==> inputs of 11-06 <==
Design top, start of the top module:
module top (
  input  logic        clk,
  input  logic        rst_n,
  input  logic [15:0] setpoint,
  input  logic [15:0] feedback,
  input  logic [15:0] Kp,
  input  logic [15:0] Ki,
  input  logic [15:0] Kd,
  input  logic [15:0] clk_prescaler,
  output logic [15:0] control_signal
);
make LEC_CHECK=0 ABC_AREA=1 CAP_MARGIN=20 CELL_PAD_IN_SITES_GLOBAL_PLACEMENT=2 CORE_MARGIN=2 CORE_UTILIZATION=40 CTS_CLUSTER_DIAMETER=340 CTS_CLUSTER_SIZE=100 PLACE_DENSITY_LB_ADDON=0.3 SETUP_SLACK_MARGIN=-0.51 SLEW_MARGIN=20 TNS_END_PERCENT=25 finish   # period 12.5 ns
run.sh (not shown) runs the stock make flow with config.mk's settings and CLKGATE_MAP_FILE=.
==> inputs of 10-04, as changes to 11-06 <==
Settings changed: ABC_AREA 1 to unset, CELL_PAD_IN_SITES_GLOBAL_PLACEMENT 2 to unset, CTS_CLUSTER_DIAMETER 340 to unset, CTS_CLUSTER_SIZE 100 to unset, PLACE_DENSITY_LB_ADDON 0.3 to unset, SETUP_SLACK_MARGIN -0.51 to unset, TNS_END_PERCENT 25 to unset.
==> flow/constraint.sdc (replaced) <==
create_clock -name core_clock -period 8.22 [get_ports {clk}]
set_input_delay 1.6440 -clock core_clock [delete_from_list [all_inputs] [get_ports {clk}]]
set_output_delay 1.6440 -clock core_clock [all_outputs]
set_load 0.01 [all_outputs]
==> inputs of 07-03, as changes to 11-06 <==
Settings changed: CELL_PAD_IN_SITES_GLOBAL_PLACEMENT 2 to unset, CORE_UTILIZATION 40 to 65, CTS_CLUSTER_DIAMETER 340 to 375, PLACE_DENSITY_LB_ADDON 0.3 to unset, SETUP_SLACK_MARGIN -0.51 to unset, TNS_END_PERCENT 25 to 10.
==> flow/constraint.sdc (replaced) <==
create_clock -name core_clock -period 7.44 [get_ports {clk}]
set_input_delay 1.4880 -clock core_clock [delete_from_list [all_inputs] [get_ports {clk}]]
set_output_delay 1.4880 -clock core_clock [all_outputs]
set_load 0.01 [all_outputs]
==> results <==
| quantity | 07-03 | 10-04 | 11-06 |
|---|---|---|---|
| Outcome | finished with violations | finished with violations | timing/DRC/antenna clean |
| Reasons for failing layout checks | negative setup slack | negative setup slack | - |
| Avg Inst Size Synth | 7.44 um2 | 9.12 um2 | 7.44 um2 |
| Max stage delay on crit path | 0.56 ns | 0.58 ns | 0.55 ns |
| Hold_ws | 0.471 ns | 0.502 ns | 0.476 ns |
| Via density per instance | 5.47 | 4.82 | 4.84 |
| Maximum fanout count along the critical path | 4 | 3 | 7 |
| Final #Nets | 3373 | 2730 | 3093 |
| Min-Delay Path Depth | 2 | 1 | 2 |
| Xor-xnor portion of the synthesized cell area | 3.95% | 9.44% | 3.95% |
| Non-Filler Cell Area, Final | 22500 um2 | 21400 um2 | 20100 um2 |
| Area fraction in compound gates | 3.78% | 4.44% | 3.78% |
| Final cell count without fillers | 3133 | 2689 | 3104 |
| Initial antenna violation count | 0 | 4 | 0 |
| Area fraction in mux cells | 0% | 1.21% | 0% |
| FP Util | 66.4% | 40.5% | 40.6% |

==> 06-05 <==
top again, from the RTL that the note above started with.
Settings: LEC_CHECK=0, CAP_MARGIN=20, CORE_MARGIN=2, CORE_UTILIZATION=70, CTS_CLUSTER_SIZE=22, SETUP_SLACK_MARGIN=-0.6, SLEW_MARGIN=20; clock period 9.96 ns.
==> inputs of 05-20, as changes to 06-05 <==
CORE_UTILIZATION = 40   (was 70)
CTS_CLUSTER_SIZE = unset   (was 22)
SETUP_SLACK_MARGIN = unset   (was -0.6)
==> flow/constraint.sdc (replaced) <==
create_clock -name core_clock -period 12.5 [get_ports {clk}]
set_input_delay 2.5000 -clock core_clock [delete_from_list [all_inputs] [get_ports {clk}]]
set_output_delay 2.5000 -clock core_clock [all_outputs]
set_load 0.01 [all_outputs]
==> inputs of 12-12, as changes to 06-05 <==
ABC_AREA = 1   (was unset)
CORE_UTILIZATION = 69   (was 70)
CTS_CLUSTER_DIAMETER = 375   (was unset)
CTS_CLUSTER_SIZE = 99   (was 22)
PLACE_DENSITY = 0.4   (was unset)
SETUP_SLACK_MARGIN = unset   (was -0.6)
TNS_END_PERCENT = 10   (was unset)
==> flow/constraint.sdc (replaced) <==
create_clock -name core_clock -period 2.65 [get_ports {clk}]
set_input_delay 0.5300 -clock core_clock [delete_from_list [all_inputs] [get_ports {clk}]]
set_output_delay 0.5300 -clock core_clock [all_outputs]
set_load 0.01 [all_outputs]
==> inputs of 11-14, as changes to 06-05 <==
ABC_AREA = 1   (was unset)
CTS_CLUSTER_DIAMETER = 354   (was unset)
CTS_CLUSTER_SIZE = 15   (was 22)
MAX_ROUTING_LAYER = met4   (was unset)
SETUP_SLACK_MARGIN = unset   (was -0.6)
==> flow/constraint.sdc (replaced) <==
create_clock -name core_clock -period 5.38 [get_ports {clk}]
set_input_delay 1.0760 -clock core_clock [delete_from_list [all_inputs] [get_ports {clk}]]
set_output_delay 1.0760 -clock core_clock [all_outputs]
set_load 0.01 [all_outputs]
==> results.cfg <==
; yosys + openroad results
[status]
status = complete, but fails checks
violations = negative setup slack

[sta]
finalSetupViolCount = 4
worst_slack_ns = -1.155

[worst_setup_path]
r2r_slack_ns = 1.24
required_ns = 10.20
# the run above: 06-05

==> results.cfg <==
; yosys + openroad results
[logic_synthesis]
synth_flops = 65

[job]
cap_violations = 0

[worst_setup_path]
r2r_slack_ns = 3.75
required_ns = 12.75

[status]
status = timing/DRC/antenna clean

[routing]
final_antenna_net_count = 0
vias_per_cell = 4.847

[sta]
finalSetupViolCount = 0

[layout]
clock_area_share_pct = 1.385
# the run above: 05-20

==> results.cfg <==
; yosys + openroad results
[logic_synthesis]
synth-async-reset-ratio_pct = 100.0
syn_area_sq_um = 17960
common_cells = 628 x inv_1, 546 x nand2_1, 293 x fa_1, 256 x nor2_1, 195 x ha_1
syn_inst = 2415
synth_warnings = 1
synth.area.mux_share_pct = 0

[floorplanning]
core_area_sq_um = 25180

[cts]
cts_setup_buffers = 75

[status]
haltStage = 5_1_grt
error_line = [ERROR GRT-0116] Global routing finished with congestion. Check the congestion regions in the DRC Viewer.
status = did not finish

[global_routing]
top_usage_layer = met2
grt_overflow = 180
# the run above: 11-14

==> results.cfg <==
; yosys + openroad results
[sta]
finalSetupViolCount = 29
hold_viol_final = 0
worst_slack_ns = -6.126

[layout]
logic_gate_count = 1667

[status]
status = complete, but fails checks
violations = negative setup slack

[worst_setup_path]
required_ns = 2.90
r2r_slack_ns = -5.25
# the run above: 12-12


==> inputs of run a <==
top again, from the RTL that the note above started with.
export LEC_CHECK = 0
export ABC_AREA = 0
export CAP_MARGIN = 10
export CELL_PAD_IN_SITES_DETAIL_PLACEMENT = 2
export CORE_ASPECT_RATIO = 0.73
export CORE_MARGIN = 7
export CORE_UTILIZATION = 48
export CTS_CLUSTER_SIZE = 82
export GPL_ROUTABILITY_DRIVEN = 0
export GPL_TIMING_DRIVEN = 0
export MAX_ROUTING_LAYER = met4
export MIN_ROUTING_LAYER = met2
export SLEW_MARGIN = 20
create_clock -name core_clock -period 13.6 [get_ports {clk}]
==> run b (differences from run a) <==
Settings changed: CAP_MARGIN 10 to 20, CELL_PAD_IN_SITES_DETAIL_PLACEMENT 2 to unset, CORE_ASPECT_RATIO 0.73 to unset, CORE_MARGIN 7 to 2, CORE_UTILIZATION 48 to 70, CTS_CLUSTER_DIAMETER set to 354, CTS_CLUSTER_SIZE 82 to 15, GPL_ROUTABILITY_DRIVEN 0 to unset, GPL_TIMING_DRIVEN 0 to unset, MAX_ROUTING_LAYER met4 to unset, MIN_ROUTING_LAYER met2 to unset, SETUP_SLACK_MARGIN set to -0.4.
==> flow/constraint.sdc (replaced) <==
create_clock -name core_clock -period 5.38 [get_ports {clk}]
set_input_delay 1.0760 -clock core_clock [delete_from_list [all_inputs] [get_ports {clk}]]
set_output_delay 1.0760 -clock core_clock [all_outputs]
set_load 0.01 [all_outputs]
==> run c (differences from run a) <==
Settings changed: ABC_AREA 0 to unset, CAP_MARGIN 10 to 20, CELL_PAD_IN_SITES_DETAIL_PLACEMENT 2 to unset, CORE_ASPECT_RATIO 0.73 to unset, CORE_MARGIN 7 to 2, CORE_UTILIZATION 48 to 59, CTS_CLUSTER_SIZE 82 to unset, GPL_ROUTABILITY_DRIVEN 0 to unset, GPL_TIMING_DRIVEN 0 to unset, MAX_ROUTING_LAYER met4 to unset, MIN_ROUTING_LAYER met2 to unset, SETUP_SLACK_MARGIN set to 2.3.
==> flow/constraint.sdc (replaced) <==
create_clock -name core_clock -period 9.09 [get_ports {clk}]
set_input_delay 1.8180 -clock core_clock [delete_from_list [all_inputs] [get_ports {clk}]]
set_output_delay 1.8180 -clock core_clock [all_outputs]
set_load 0.01 [all_outputs]
==> run d (differences from run a) <==
Settings changed: ABC_AREA 0 to unset, CAP_MARGIN 10 to 20, CELL_PAD_IN_SITES_DETAIL_PLACEMENT 2 to unset, CORE_ASPECT_RATIO 0.73 to unset, CORE_MARGIN 7 to 2, CORE_UTILIZATION 48 to 72, CTS_CLUSTER_DIAMETER set to 90, CTS_CLUSTER_SIZE 82 to unset, GPL_ROUTABILITY_DRIVEN 0 to unset, GPL_TIMING_DRIVEN 0 to unset, MAX_ROUTING_LAYER met4 to unset, MIN_ROUTING_LAYER met2 to unset, PLACE_DENSITY_LB_ADDON set to 0.27, TNS_END_PERCENT set to 5.
==> flow/constraint.sdc (replaced) <==
create_clock -name core_clock -period 9.91 [get_ports {clk}]
set_input_delay 1.9820 -clock core_clock [delete_from_list [all_inputs] [get_ports {clk}]]
set_output_delay 1.9820 -clock core_clock [all_outputs]
set_load 0.01 [all_outputs]
==> notes <==
Run a never finished: it broke off in 4_1_cts on DPL-0033. Run b finished with setup timing left. Run c finished with setup timing left. Run d finished with setup timing left. The highest critical path depth belongs to run d, the lowest to run b. Routed wire length: run d is larger than run c (about 12%). The highest final area belongs to run b, the lowest to run d. Sequential share of layout area: run d > run c > run b.
